run A:
// RISC
module RISC (destinoWrWB,escribir,PCsrc,result,PCoutMEM,NReset,clk,alu_outMEM,WriteDataInMEM,datoMemOut,InstruccionIn,PCinIF,MemWriteInMEM);
  input [31:0] datoMemOut,InstruccionIn;
  input NReset,clk;
  output escribir,PCsrc,MemWriteInMEM;
  output [3:0] destinoWrWB;
  output [31:0] result,PCoutMEM,alu_outMEM,PCinIF,WriteDataInMEM;
  wire [31:0] InstruccionIn,PCoutIF,PCinIF;
  wire [31:0] InstruccionOut,inm_extID,PCinID,PCoutID;
  wire [3:0] destinoWrOutID;
  wire mbsID,negarID,jumpID,RegWriteoutID,MemtoRegID,MemWriteID,BranchID,ALUsrcID;
  wire [2:0] functID;
  wire [31:0] dato1EX,dato2EX,inm_extEX,PCinEX,PCoutEX,dataWrMemEX,alu_outEX;
  wire [3:0] destinoWrInEX,destinoWrOutEX;
  wire [2:0] functEX;
  wire RegWriteOutEX,RegWriteInEX,MemtoRegOutEX,MemtoRegInEX,MemWriteOutEX,MemWriteInEX,BranchOutEX,BranchInEX,ALUsrcEX,zeroEX,jumpEX,negarEX,mbsEX;
  wire BranchInMEM,jumpMEM,zeroMEM,MemWriteInMEM,MemWriteOutMEM,RegWriteInMEM,RegWriteOutMEM,MemtoRegInMEM,MemtoRegOutMEM;
  wire [3:0] destinoWrInMEM,destinoWrOutMEM;
  wire [31:0] datoMemOut,PCinMEM,WriteDataInMEM,alu_outWB1;
  wire [31:0] data_mem,alu_outWB2;
  wire [3:0] destinoWrInWB;
  wire RegWriteInWB,MemtoRegInWB;
  IF IF (
  .PCout(PCoutIF),
  .PCin(PCinIF));
  ID ID (
  .mbs(mbsID),
  .negar(negarID),
  .jump(jumpID),
  .dato1(dato1EX),
  .dato2(dato2EX),
  .destinoWrOut(destinoWrOutID),
  .inm_ext(inm_extID),
  .RegWriteout(RegWriteoutID),
  .MemtoReg(MemtoRegID),
  .MemWrite(MemWriteID),
  .Branch(BranchID),
  .ALUsrc(ALUsrcID),
  .funct(functID),
  .PCout(PCoutID),
  .Instruccion(InstruccionOut),
  .PCin(PCinID),
  .RegWritein(escribir),
  .dataWr(result),
  .destinoWrIn(destinoWrWB),
  .rst(NReset),
  .clk(clk));
  EX EX (
  .PCout(PCoutEX),
  .dataWrMem(dataWrMemEX),
  .destinoWrOut(destinoWrOutEX),
  .zeroOut(zeroEX),
  .alu_out(alu_outEX),
  .RegWriteOut(RegWriteOutEX),
  .MemtoRegOut(MemtoRegOutEX),
  .MemWriteOut(MemWriteOutEX),
  ...
Settings: LEC_CHECK=0, CAP_MARGIN=10, CORE_MARGIN=2, CORE_UTILIZATION=72, CTS_CLUSTER_SIZE=47, MAX_ROUTING_LAYER=met4, PLACE_DENSITY=0.65, SETUP_SLACK_MARGIN=1.34, SLEW_MARGIN=20; clock period 4.63 ns.
run.sh (not shown) runs the stock make flow with config.mk's settings and CLKGATE_MAP_FILE=.
Run A completed end to end; final checks failed (setup timing).
Modified inputs, run B compared to run A
- MAX_ROUTING_LAYER: met4 -> unset
- CAP_MARGIN: 10 -> 20
- TNS_END_PERCENT: unset -> 5
- SETUP_SLACK_MARGIN: 1.34 -> unset
- CTS_CLUSTER_SIZE: 47 -> 44
- the clock period (ns, I/O delays scaled along): 4.63 -> 3.7
==> comparison <==
Run B finished every stage; the final checks, however, were not passed, the failures being setup timing. In run B, clock latency on the worst-skew pair is lower than in run A. The lower portion of total power attributed to combinational logic of run B and run A is in run B. | total power consumption of the routed design | run B vs run A | worse |. Aggregate negative setup slack was higher in run A than in run B. Register area of run A is on par with run B. Compared to run A, run B shows a narrower setup margin. Run A -> run B: clock-buffer cell count increased by a few percent. Run B: fraction of area in non-clock buffers 1.4 points below run A. Changes observed in run B relative to run A: first-iteration DRC count -about 43%; worst endpoint data arrival time -0.04 ns; maximum fanout along the worst path +2.
The inputs of run C differ from those of run B as listed below.
- TNS_END_PERCENT no longer set, was 5
- PLACE_DENSITY no longer set, was 0.65
- ABC_AREA now 1, previously not set
- CORE_UTILIZATION now 62, was 72
- CTS_CLUSTER_SIZE no longer set, was 44
- the clock period (ns, I/O delays scaled along) now 3.79, was 3.7
[summary]
Layout checks on run C: not met. Flow itself completed; violations: setup timing.
Compared with run B, run C shows a higher post-synth design cell area.
Combinational group share of total power delta for run C relative to run B: 4.1 points lower
Per the comparison of run C with run B, post-synthesis cell count rose by 41%, placed standard-cell area grew by about 5%, area fraction in and, or, nand and nor cells moved up, post-layout instance count excluding filler cells now larger.
Relative to run C, the following input files were edited for run D:
- CTS_CLUSTER_SIZE newly set to 46
- SETUP_SLACK_MARGIN newly set to 0.92
- ABC_AREA removed (was 1)
- PLACE_DENSITY newly set to 0.67
- CORE_UTILIZATION changed from 62 to 72
- the clock period (ns, I/O delays scaled along) changed from 3.79 to 5.34
Findings:
- Run D | stages: all done | timing, DRC, antenna: all pass
- Of run C and run D, the lower fraction of power consumed by combinational cells belongs to run C.
- Diff run C -> run D: clock-buffer cell count went up by 1, average instance area after synthesis rose 30%, net switching fraction of the power shows no meaningful change.
- Compared to run C, run D has area after synthesis 0.0056 mm² lower.
- Diff run C -> run D: total wire length down 19%; area growth from synthesis to layout down 0.82 points; delay of the slowest cell on the worst path up 0.18 ns.

* * *

try-pepper:
RISC again, from the RTL that the note above started with.
make LEC_CHECK=0 CAP_MARGIN=10 CORE_MARGIN=3 CORE_UTILIZATION=40 CTS_CLUSTER_DIAMETER=101 SLEW_MARGIN=20 finish   # period 8.0 ns
> inputs changed (try-pepper -> try-zinc)
- changing CORE_MARGIN from 3 to 2
- changing CAP_MARGIN from 10 to 20
- setting ABC_AREA to 1 for the first time
- removing CTS_CLUSTER_DIAMETER (formerly 101)
- changing CORE_UTILIZATION from 40 to 71
- changing the clock period (ns, I/O delays scaled along) from 8.0 to 4.94
--- outcome ---
- Delta (try-zinc minus try-pepper): via count rose by 21400, inverter count of the layout excluding clock inverters rose by 740%, length of the first detailed-routing pass in iterations rose by 4, critical path depth in cells rose by 19%, part of the total power dissipated in sequential elements fell by 0.3 points.
- Utilization try-pepper -> try-zinc: up
- Summary: setup slack, try-zinc worse than try-pepper
diff inputs: try-zinc => try-juniper
- ABC_AREA removed (was 1)
- CORE_UTILIZATION changed from 71 to 40
- the clock period (ns, I/O delays scaled along) changed from 4.94 to 6.66
### Flow results
Count of clock-buffer cells in the layout: try-juniper vs try-zinc up 6
On total power, the lower figure sits with try-juniper, not try-zinc.
Going from try-zinc to try-juniper, number of instances in the synthesized netlist shrank by more than a quarter.
Power figures rest on the tool's default switching activity, not on a simulated workload.
